==> build 61 <==
==> flow/design.v <==
`timescale 1ns / 1ps
module receiver #(parameter clks_per_bit = 50)(
  input clk,
  input rst_n,
  input din,
  output reg [7:0] dout,
  output reg valid
    );
  reg [3:0] state;
  reg [13:0] counter1;
  reg [3:0] counter2;
  parameter IDLE = 3'b000;
  parameter START_BIT = 3'b001;
  parameter DATA_BIT = 3'b010;
  parameter STOP_BIT = 3'b011;
  always @(posedge clk) begin
  if(!rst_n) begin
    dout <= 0;
    valid <= 0;
    state <= 0;
    counter1 <= 0;
    counter2 <= 0;
  end
  else
  case(state)
  IDLE: begin
    counter1 <= 0;
    counter2 <= 0;
    valid <= 1'b0;
    if(din == 1'b0) begin
      state <= START_BIT;
    end
    else begin
      state <= IDLE;
    end  
  end
  START_BIT: begin
    if(counter1 < clks_per_bit/2) begin
      counter1 <= counter1+1;
      state <= START_BIT; 
    end
    else begin
      counter1 <= 0;
      state <= DATA_BIT;
    end
  end
  DATA_BIT: begin
    if(counter1 <= clks_per_bit)begin
      counter1 <= counter1+1;
      state <= DATA_BIT;
    end
    else begin
      counter1 <= 0;
      if(counter2 <= 4'b0111)begin
        dout[counter2] <= din;
        counter2 <= counter2+1;
      end
      else begin
        counter2 <= 0;
        state <= STOP_BIT;
      end
    end
  end
  STOP_BIT: begin
  if (din == 1'b1) begin
    if(counter1 <= clks_per_bit)begin
      valid <= 1'b0;
      counter1 <= counter1+1;
      state <= STOP_BIT;
    end
    else begin
      valid <= 1'b1;
      state <= IDLE;
    end
  end
  else begin
    state <= STOP_BIT;
  end
 end 
  endcase
  end  
endmodule
`timescale 1ns / 1ps
module transmitter #(parameter clks_per_bit = 50)(
  input clk,
  input rst_n,
  input valid,
  input [7:0] din,
  output reg dout,
  output reg done,
  output reg tx_busy,
  output reg valid_test
    );
  reg [3:0] state;
  reg [13:0] counter1;
  reg [3:0] counter2;
  reg [7:0] r_din;
  parameter IDLE = 3'b000;
  parameter START_BIT = 3'b001;
  parameter DATA_BIT = 3'b010;
  parameter STOP_BIT = 3'b011;
  always @(posedge clk) begin
    if(!rst_n) begin
      dout <= 0;
      done <= 0;
      tx_busy <= 0;
      valid_test <= 0;
      state <= 0;
      counter1 <= 0;
      counter2 <= 0;
      r_din <= 0;
    end
    else
    case (state)
    IDLE: begin
      counter2 <= 0;
      dout <= 1'b1;
      counter1 <= 0;
      done <= 0;
      valid_test = 0;
        if(valid) begin 
          state <= START_BIT;
          r_din <= din;
          tx_busy <= 1;
        end
        else begin
          state <= IDLE;
        end 
    end   
    START_BIT: begin
      if(counter1 <= clks_per_bit-1) begin
        counter1 <= counter1 + 1;
        state <= START_BIT;
      end
      else begin
        dout <= 1'b0;
        counter1 <= 0;
        state <= DATA_BIT;
      end
    end
    DATA_BIT: begin
      if(counter1 <= clks_per_bit-1) begin
        counter1 <= counter1 + 1;
        state <= DATA_BIT; 
      end 
      else begin
        counter1 <= 0;
        if(counter2 <= 4'b0111) begin
            dout <= r_din[counter2];
            counter2 <= counter2 + 1;
            state <= DATA_BIT;
          end 
          else begin
            counter2 <= 0;
            state <= STOP_BIT;
          end
      end        
    end    
    STOP_BIT: begin
      if(counter1 <= clks_per_bit-1) begin
        dout <= 1'b1;
        counter1 <= counter1 + 1;
        done <= 1'b0; 
        state <= STOP_BIT;
      end
      else begin
        counter1 <= 0;
        done <= 1'b1; 
        state <= IDLE;
        tx_busy <= 0;
      end
    end
    endcase  
  end  
endmodule
`timescale 1ns / 1ps
module connection_receiver_master(
  input clk,
  input rst_n,
  input valid_tx,
  input [7:0] dout,
  input pready,
  output reg [1:0] pselx_m,
  output reg [31:0] pwdata_m,
  output reg [31:0] paddr_m,
  output reg pwrite_m,
  output reg valid
    );
  reg [2:0] state;
  reg [2:0] count1;
  reg [2:0] count2;
  parameter IDLE = 3'b000;
  parameter SEL = 3'b001;
  parameter WR_EN = 3'b010;
  parameter DATA = 3'b011;
  parameter ADDR = 3'b100;
  parameter WAIT = 3'b101;
always @(posedge clk) begin
if(!rst_n) begin
  pselx_m <= 0;
  pwdata_m <= 0;
  paddr_m <= 0;
  pwrite_m <= 0;
  valid <= 0;
  state <= 0;
  count1 <= 0;
  count2 <= 0;
end
else
case(state)
IDLE: begin
  pselx_m <= 0;
  pwdata_m <= 0;
  paddr_m <= 0;
  pwrite_m <= 0;
  valid <= 0;
  count1 <= 0;
  count2 <= 0; 
  state <= SEL;           
end
SEL: begin
  if(valid_tx == 1'b1) begin
    pselx_m <= dout[1:0];
    state <= WR_EN;
  end
  else
    state <= SEL;
end
WR_EN: begin
  if(valid_tx == 1'b1)begin
    pwrite_m <= dout[0];
    state <= DATA; 
  end
  else
    state <= WR_EN;  
end
DATA: begin
  if(valid_tx == 1'b1) begin 
    if(count1 < 3)begin
      pwdata_m[32-(count1*8)-1 -:8] <= dout;
      count1 <= count1+1;
      state <= DATA;  
    end else begin
      pwdata_m[32-(count1*8)-1 -:8] <= dout;
      count1 <= 0;
      state <= ADDR;  
    end
  end
end
ADDR: begin
  if(valid_tx == 1'b1) begin
    if(count2 < 3)begin
      paddr_m[32-(count2*8)-1 -:8] <= dout;
      count2 <= count2+1; 
      state <= ADDR;
      valid <= 1'b0;
    end else begin
      paddr_m[32-(count2*8)-1 -:8] <= dout;
      count2 <= 0;
      valid <= 1'b1;
      state <= WAIT;      
    end
  end 
 end
WAIT: begin
    valid <= 0;
    if(pready) begin
      state <= IDLE;
    end
end 
endcase
end   
endmodule
`timescale 1ns / 1ps
module apb_master(
  input pclk,
  input prst_n,
  input pwrite_m,
  input [31:0] pwdata_m,
  input [31:0] paddr_m,
  input [1:0] pselx_m,
  input pready,  
  input valid,
  output pwrite_s,
  output [1:0] pselx_s,
  output reg penable,
  output [31:0] paddr_s,
  output [31:0] pwdata_s
    );
  reg [31:0] paddr_reg;
  reg pwrite_reg;
  reg [31:0] pwdata_reg;
  reg [1:0] pselx_reg;
  parameter IDLE = 2'b00;
  parameter SETUP = 2'b01;
  parameter ACCESS = 2'b10;
  reg [1:0] state;
always @(posedge pclk) begin
if(!prst_n) begin
  paddr_reg <= 0;
  pwrite_reg <= 0;
  pwdata_reg <= 0;
  pselx_reg <= 0;
  penable <= 0;
  state <= IDLE;
end
else
case(state)
IDLE: begin
  pselx_reg <= 0;
  penable <= 0;
    if(valid)begin
      state <= SETUP;
    end
    else
    state <= IDLE;
end
SETUP: begin
  pselx_reg <= pselx_m;
  penable <= 1'b0;
  state <= ACCESS;
end
ACCESS: begin
    penable <= 1'b1;
    if(pwrite_m == 1) begin   
      paddr_reg <= paddr_m;
      pwrite_reg <= pwrite_m;
      pwdata_reg <= pwdata_m;
    end
    if(pready) begin
     state <= IDLE;
     penable <= 1'b0;
    end
    else begin
      state <= ACCESS;
    end
end
endcase
end
  assign paddr_s = paddr_reg;
  assign pwrite_s = pwrite_reg;
  assign pwdata_s = pwdata_reg;
  assign pselx_s = pselx_reg;
endmodule
module demux_slave(
  input clk,
  input [1:0] sel,
  input [31:0] data,
  input [31:0] addr,
  output [65:0] psel_s1,
  output [65:0] psel_s2
);
assign psel_s1 = (sel == 2'b10)? {data, sel, addr} : 66'd0;
assign psel_s2 = (sel == 2'b01)? {data, sel, addr} : 66'd0;
endmodule
module mux_pready(
  input clk,
  input rst_n,
  input [1:0] sel,
  input pready_mas1,
  input pready_mas2,
  output reg pready
  );
  always @(posedge clk) begin
    if (!rst_n)
        pready <= 0;
    else if (sel == 2'b10)
        pready <= pready_mas1;
    else
        pready <= pready_mas2;
  end
  endmodule
module slave(
input penable,
input [31:0] pwdata_in,
input clk,
input rst_n,
input [1:0] psel,
input pready_tr_in,
input pwrite,
input [31:0] addr,
output reg [31:0] pwdata_out,
output reg valid_fsm,
output reg pready_out,
output reg [31:0] addr_out
);
reg [1:0] state;
  parameter IDLE = 2'b00;
  parameter NEXT = 2'b01;
  parameter WAIT_FOR_COMPLETION = 2'b10;
  parameter CLEANUP = 2'b11;
always @(posedge clk) begin
  if(!rst_n) begin
    pwdata_out <= 0;
    valid_fsm <= 0;
    pready_out <= 0;
    addr_out <= 0;
    state <= IDLE;
  end
  else
  case (state) 
  IDLE: begin
    pwdata_out <= 0;
    valid_fsm <= 0;
    pready_out <= 0;
    addr_out <= 0; 
      if(penable == 1'b1) begin
        state <= NEXT;
      end
   end   
  NEXT: begin   
          if(pwrite == 1'b1) begin
            pwdata_out <= pwdata_in;
            addr_out <= addr;
            valid_fsm <= 1'b1;
            pready_out <= 1'b1;  
            state <= WAIT_FOR_COMPLETION;
          end  
  end
  WAIT_FOR_COMPLETION: begin
        if (pready_out)
          state <= CLEANUP;  
  end
  CLEANUP: begin
     valid_fsm <= 1'b0;
     pready_out <= 0;
     state <= IDLE;
  end
  endcase
end    
endmodule
module connection_slave2_transmitter(
  input [31:0] data_in_s,
  input clk,
  input rst_n,
  input valid_fsm_s,
  input done,
  input tx_busy,
  input [31:0] addr_s,
  output reg valid,
  output reg [7:0] data_out,
  output reg pready_slave,
  output reg [31:0] addr_out
    );
   reg [3:0] counter;
   reg [1:0] state;
    always @(posedge clk) begin
      if(!rst_n) begin
        valid <= 0;
        data_out <= 0;
        pready_slave <= 0;
        addr_out <= 0;
        counter <= 0;
        state <= 0;
      end
      else
      case(state)
        0: begin
          valid <= 1'b0;
          pready_slave <= 1'b0;
          if(valid_fsm_s) begin
            state <= 1;
          end
          else begin
            state <= 0;
          end
        end
        1: begin
          addr_out <= addr_s;
          if(counter < 3) begin
            data_out <= data_in_s[32-(counter*8)-1 -:8];
            counter <= counter+1; 
            valid <= 1'b1;
            state <= 2;
          end
          else begin
            data_out <= data_in_s[32-(counter*8)-1 -:8];
            counter <= 0; 
            state <= 0;
          end
        end
        2: begin
          valid <= 1'b0;
          if(done) begin
            pready_slave <= 1'b1;
            state <= 1;
          end
          else begin
            state <= 2;
            pready_slave <= 1'b0;
          end
        end
       endcase      
    end
endmodule
`timescale 1ns / 1ps
module top(
  input clk,
  input rst_n,
  input din_rx,
  output dout_tx_s1,
  output dout_tx_s2,
  output [31:0] addr_tx_s1,
  output [31:0] addr_tx_s2
    );
  wire [7:0] dout_rx;
  wire valid_rx;
  wire [1:0] sel;
  wire [31:0] data;
  wire [31:0] addr_rx;
  wire en;
  wire valid_master;
  wire penable;
  wire pwrite_slave;
  wire pready_fsm;
  wire [1:0] psel_slave;
  wire pready_master;
  wire valid_slave;
  wire [31:0] addr_slave;
  wire test_valid;
  wire [31:0] din_tx;
  wire [31:0] data_fsm1;
  wire [31:0] data_fsm2;
  wire valid_fsm_s1;
  wire valid_fsm_s2;
  wire valid_tx;
  wire [7:0] data_tx;
  wire dout_tx_in;
  wire done;
  wire [31:0] addr_fsm1;
  wire [31:0] addr_fsm2;
  wire tx_busy;
  wire [65:0] psel_slave1;
  wire [65:0] psel_slave2;
  wire valid_tx2;
  wire [7:0] data_tx2;
  wire done2;
  wire tx_busy2;
  wire pready_fsm2;
  wire pready_fsm1;
  wire pready_fsm_mas;
  receiver dut0(
  .clk(clk),
  .rst_n(rst_n),
  .din(din_rx),
  .dout(dout_rx),
  .valid(valid_rx)
  );
  connection_receiver_master dut1(
  .clk(clk),
  .rst_n(rst_n),
  .valid_tx(valid_rx),
  .dout(dout_rx),
  .pselx_m(sel),
  .pwdata_m(data),
  .paddr_m(addr_rx),
  .pwrite_m(en),
  .pready(pready_fsm_mas),
  .valid(valid_master)
  );
  apb_master dut2(
  .pclk(clk),
  .prst_n(rst_n),
  .pwrite_m(en),
  .pwdata_m(data),
  .paddr_m(addr_rx),
  .pselx_m(sel),
  .pready(pready_fsm_mas),
  .valid(valid_master),
  .pwrite_s(pwrite_slave),
  .pselx_s(psel_slave),
  .penable(penable),
  .paddr_s(addr_slave),
  .pwdata_s(din_tx)
  );
  demux_slave dut3(
  .clk(clk),
  .sel(psel_slave),
  .data(din_tx),
  .addr(addr_slave),
  .psel_s1(psel_slave1),
  .psel_s2(psel_slave2)
  );
  mux_pready dut4(
  .clk(clk),
  .rst_n(rst_n),
  .sel(psel_slave),
  .pready(pready_fsm_mas),
  .pready_mas1(pready_fsm1),
  .pready_mas2(pready_fsm2)
  );
  slave dut5 (
  .penable(penable),
  .pwdata_in(psel_slave1[65:34]),
  .clk(clk),
  .rst_n(rst_n),
  .addr(psel_slave1[31:0]),
  .psel(psel_slave1[33:32]),
  .pready_tr_in(),
  .pwdata_out(data_fsm1),
  .valid_fsm(valid_fsm_s1),
  .pready_out(),
  .pwrite(pwrite_slave),
  .addr_out(addr_fsm1)
  );
  slave dut6 (
  .penable(penable),
  .pwdata_in(psel_slave2[65:34]),
  .clk(clk),
  .rst_n(rst_n),
  .addr(psel_slave2[31:0]),
  .psel(psel_slave2[33:32]),
  .pready_tr_in(),
  .pwdata_out(data_fsm2),
  .valid_fsm(valid_fsm_s2),
  .pready_out(),
  .pwrite(pwrite_slave),
  .addr_out(addr_fsm2)
  );
  connection_slave2_transmitter dut7(
  .data_in_s(data_fsm1),
  .clk(clk),
  .rst_n(rst_n),
  .addr_s(addr_fsm1),
  .valid_fsm_s(valid_fsm_s1),
  .valid(valid_tx),
  .data_out(data_tx),
  .done(done),
  .addr_out(addr_tx_s1),
  .tx_busy(tx_busy),
  .pready_slave(pready_fsm1)
    );
  connection_slave2_transmitter dut8(
  .data_in_s(data_fsm2),
  .clk(clk),
  .rst_n(rst_n),
  .addr_s(addr_fsm2),
  .valid_fsm_s(valid_fsm_s2),
  .valid(valid_tx2),
  .data_out(data_tx2),
  .done(done2),
  .addr_out(addr_tx_s2),
  .tx_busy(tx_busy2),
  .pready_slave(pready_fsm2)
    );    
  transmitter dut9(
  .clk(clk),
  .rst_n(rst_n),
  .valid(valid_tx),
  .din(data_tx),
  .dout(dout_tx_s1),
  .valid_test(),
  .tx_busy(tx_busy),
  .done(done)
  );
  transmitter dut10(
  .clk(clk),
  .rst_n(rst_n),
  .valid(valid_tx2),
  .din(data_tx2),
  .dout(dout_tx_s2),
  .valid_test(),
  .tx_busy(tx_busy2),
  .done(done2)
  );
endmodule
==> flow/run.sh <==
#!/bin/bash
# the make line also repeats each setting of config.mk as NAME=value (left out here)
make -C /OpenROAD-flow-scripts/flow DESIGN_CONFIG=/design/flow/config.mk WORK_HOME=/design/flow/orfs CLKGATE_MAP_FILE= finish
==> flow/config.mk <==
export PLATFORM = sky130hd
export DESIGN_NAME = top
export DESIGN_NICKNAME = top
export VERILOG_FILES = /design/flow/design.v
export SDC_FILE = /design/flow/constraint.sdc
export NUM_CORES = 4
export LEC_CHECK = 0
export CAP_MARGIN = 5
export CELL_PAD_IN_SITES_DETAIL_PLACEMENT = 0
export CORE_MARGIN = 10
export CORE_UTILIZATION = 72
export CTS_CLUSTER_DIAMETER = 346
export GPL_ROUTABILITY_DRIVEN = 0
export HOLD_SLACK_MARGIN = -0.08
export PLACE_DENSITY_LB_ADDON = 0.26
export SETUP_SLACK_MARGIN = 1.31
export SLEW_MARGIN = 15
==> flow/constraint.sdc <==
create_clock -name core_clock -period 5.6 [get_ports {clk}]
set_input_delay 1.1200 -clock core_clock [delete_from_list [all_inputs] [get_ports {clk}]]
set_output_delay 1.1200 -clock core_clock [all_outputs]
set_load 0.01 [all_outputs]
==> trial 8 (differences from build 61) <==
==> flow/config.mk (replaced) <==
export PLATFORM = sky130hd
export DESIGN_NAME = top
export DESIGN_NICKNAME = top
export VERILOG_FILES = /design/flow/design.v
export SDC_FILE = /design/flow/constraint.sdc
export NUM_CORES = 4
export LEC_CHECK = 0
export ABC_AREA = 1
export CAP_MARGIN = 5
export CELL_PAD_IN_SITES_GLOBAL_PLACEMENT = 3
export CORE_MARGIN = 2
export CORE_UTILIZATION = 40
export GPL_ROUTABILITY_DRIVEN = 0
export MIN_ROUTING_LAYER = met2
export PLACE_DENSITY = 0.93
export SLEW_MARGIN = 20
==> flow/constraint.sdc (replaced) <==
create_clock -name core_clock -period 5.0 [get_ports {clk}]
set_input_delay 1.0000 -clock core_clock [delete_from_list [all_inputs] [get_ports {clk}]]
set_output_delay 1.0000 -clock core_clock [all_outputs]
set_load 0.01 [all_outputs]
==> trial 74 (differences from build 61) <==
==> flow/config.mk (replaced) <==
export PLATFORM = sky130hd
export DESIGN_NAME = top
export DESIGN_NICKNAME = top
export VERILOG_FILES = /design/flow/design.v
export SDC_FILE = /design/flow/constraint.sdc
export NUM_CORES = 4
export LEC_CHECK = 0
export CAP_MARGIN = 20
export CORE_MARGIN = 2
export CORE_UTILIZATION = 68
export PLACE_DENSITY = 0.6
export SLEW_MARGIN = 20
==> flow/constraint.sdc (replaced) <==
create_clock -name core_clock -period 3.42 [get_ports {clk}]
set_input_delay 0.6840 -clock core_clock [delete_from_list [all_inputs] [get_ports {clk}]]
set_output_delay 0.6840 -clock core_clock [all_outputs]
set_load 0.01 [all_outputs]
==> qor summary <==
| metric | build 61 | trial 8 | trial 74 |
|---|---|---|---|
| Result of the run | complete, no violations | failed layout checks | complete, no violations |
| Layout check failures | - | design-rule violations | - |
| Tcrit/Tclk final | 69.61% | 80.16% | 94.90% |
| Crit-path most repeated cell | ha_1 | nand2_1 | ha_1 |
| Critical path peak fanout | 12 | 25 | 8 |
| Insertion delay to the later sink of the worst-skew pair | 540 ps | 620 ps | 550 ps |
| Measured slew at the worst slew-check pin | 1059 ps | 1192 ps | 1064 ps |
| Endpoint of the worst setup timing path | dut1.pwdata_m[31] | dut1.paddr_m[23] | dut1.paddr_m[5] |
| Worst Clk Skew | 13.29 ps | 13.94 ps | 24.38 ps |
| Dpl hpwl | 26340 um | 37320 um | 25790 um |
| Core utilization of the finished layout | 82.50% | 46.11% | 78.00% |
| Crit path largest cell delay | 480 ps | 480 ps | 450 ps |
| Met3 Routed Length | 2856 um | 26190 um | 2222 um |
| Xor/xnor share of the synthesized area | 0.9691% | 0.8289% | 0.9691% |
